## run A
==> flow/design.v (excerpt) <==
module router_top(input clock, resetn, read_enb_0, read_enb_1, read_enb_2, pkt_valid,
                  input [7:0] data_in, output [7:0] data_out_0, data_out_1, data_out_2,
                  output valid_out_0, valid_out_1, valid_out_2, error, busy);
clock: 5.75 ns
lec_check: 0
cap_margin: 20
cell_pad_in_sites_detail_placement: 2
core_aspect_ratio: 1.35
core_margin: 3
core_utilization: 72
cts_cluster_size: 21
gpl_timing_driven: 1
hold_slack_margin: -0.07
max_routing_layer: met4
min_routing_layer: met2
place_density_lb_addon: 0.12
setup_slack_margin: -0.15
slew_margin: 20
run.sh (not shown) runs the stock make flow with config.mk's settings and CLKGATE_MAP_FILE=.
Stage in which a tool error killed run A: 3_5_place_dp.
#### Input delta (run B over run A)
Settings: SETUP_SLACK_MARGIN now -0.16, was -0.15; HOLD_SLACK_MARGIN no longer set, was -0.07; CORE_ASPECT_RATIO no longer set, was 1.35; CTS_CLUSTER_SIZE no longer set, was 21; CELL_PAD_IN_SITES_DETAIL_PLACEMENT no longer set, was 2; CORE_MARGIN now 2, was 3; PLACE_DENSITY_LB_ADDON no longer set, was 0.12; GPL_TIMING_DRIVEN no longer set, was 1; MIN_ROUTING_LAYER no longer set, was met2; MAX_ROUTING_LAYER no longer set, was met4; the clock period (ns, I/O delays scaled along) now 2.08, was 5.75.
To summarise run B: no stage aborted, but the layout did not pass its checks, failing on setup timing. Summary of run B over run A: width of the die shows an increase of about 15%, fraction of registers with async set/reset shows no meaningful change, post-synthesis share of cell area spent on and-or and or-and gates shows no meaningful change, die extent in y shows a reduction of about 14%, synthesized net count shows no meaningful change. Compared run B vs run A, and area of the placeable core is up in run B. Run B vs. run A: port buffer count held steady; full die area down 920 µm². Between run B and run A, the difference in share of the yosys chip area belonging to registers is negligible.
What run C does differently from run B at the input level:
Settings: clearing SETUP_SLACK_MARGIN, which used to be -0.16; swapping 72 for 24 in CORE_UTILIZATION; swapping 2.08 for 5.8 in the clock period (ns, I/O delays scaled along).
Results
- Of run C and run B, run C shows the lower number of global-route vias before repair, with run B above it.
- Cmp run C and run B / switching part of the total / lower: run C
- Run C: flow completed, timing, DRC and antenna clean
- Comparing run C and run B, wire length is lower on run C.
- Sum of negative setup slack on run C is up relative to run B.
- On wire length per cell after detailed routing: between run C and run B, it ends up higher for run B.
- Compared run C vs run B, and cell count is up in run C.
- Relative to run B, the depth of the most critical reg-to-reg path of run C is lower by 5.
- CTS buffer count went up by a few percent going from run B to run C.
What run D does differently from run C at the input level:
Settings: SETUP_SLACK_MARGIN: unset -> -0.16; CORE_UTILIZATION: 24 -> 70; the clock period (ns, I/O delays scaled along): 5.8 -> 2.08.
## What came out
Critical path data required time: lower on run D
Part of the cycle the worst path needs delta for run D relative to run C: 37 points higher
Relative to run C, aggregate negative setup slack decreased by 29.52 ns in run D.
Every stage of run D finished as expected; the final checks, on the other hand, flagged setup timing, which means the layout fails.
Looking at logic gate share of total power, run D sits 7.2 points above run C.
Looking at wire length of the first global-routing pass, run D sits 7.7% higher than run C does.
Going from run C to run D, part of the power in the clock network shrinks by 2.0 points.
Taking run C as the reference, in run D slack of the critical path fell by 1.65 ns, final design area excluding fillers rose by 2400 µm², clock insertion delay at the later pin of the skew report stayed essentially flat, clock-buffer cell count rose by 3.
The lower aggregate global-route resource usage came out of run C.
### run D -> run E
Settings: a deleted SETUP_SLACK_MARGIN that had been -0.16; a change of CORE_UTILIZATION from 70 to 40; a change of the clock period (ns, I/O delays scaled along) from 2.08 to 3.75.
==> comparison <==
- Run E finished end to end and its layout was clean on timing, DRC and antenna.
- From the logs: run D reached the end of the flow and failed the layout checks with setup timing.
- Re maximum number of pins on one net before global-route repair: run D and run E aren't equal, and the lower value belongs to run D.
- Compared with run D, in run E number of cells after detailed placement grew by 273, insertion delay of the later-clocked pin in the worst-skew pair up 0.03 ns, final area dropped 2500 µm², routed wire length dropped about 10%.

--- another note on this design; it stands on its own ---

== v6 ==
==> flow/design.v (excerpt) <==
module router_top(input clock, resetn, read_enb_0, read_enb_1, read_enb_2, pkt_valid,
                  input [7:0] data_in, output [7:0] data_out_0, data_out_1, data_out_2,
                  output valid_out_0, valid_out_1, valid_out_2, error, busy);
Settings: LEC_CHECK=0, ABC_AREA=1, CAP_MARGIN=20, CORE_MARGIN=2, CORE_UTILIZATION=55, CTS_CLUSTER_DIAMETER=231, HOLD_SLACK_MARGIN=0.29, SETUP_SLACK_MARGIN=-0.27, SLEW_MARGIN=20, TNS_END_PERCENT=5; clock period 3.4 ns.
run.sh (not shown) runs the stock make flow with config.mk's settings and CLKGATE_MAP_FILE=.
v6: no failed stages, no open violations at the end
Relative to v6, the following input files were edited for v7:
Settings: TNS_END_PERCENT: 5 -> unset; CORE_UTILIZATION: 55 -> 70; CTS_CLUSTER_DIAMETER: 231 -> unset; SETUP_SLACK_MARGIN: -0.27 -> 0.55; HOLD_SLACK_MARGIN: 0.29 -> unset; ABC_AREA: 1 -> unset; the clock period (ns, I/O delays scaled along): 3.4 -> 2.08.
Findings:
From the logs: v7 reached the end of the flow and failed the layout checks with setup timing.
Compared with v6, in v7 setup TNS shrank by 266,790 ps, share of the clock period used by the worst path saw an increase, endpoint required time on the critical path fell 120 ps, worst setup slack fell 1060 ps, number of well-tap cells placed has decreased.
v7 ends up with a portion of the layout cell area used by clock cells that is 1.0 points lower than in v6.
The top routing layer in use comes out met5 in one run and met4 in the other, namely in v7 and v6 respectively.
No activity file was given, so power comes from the tool's default toggle rates.
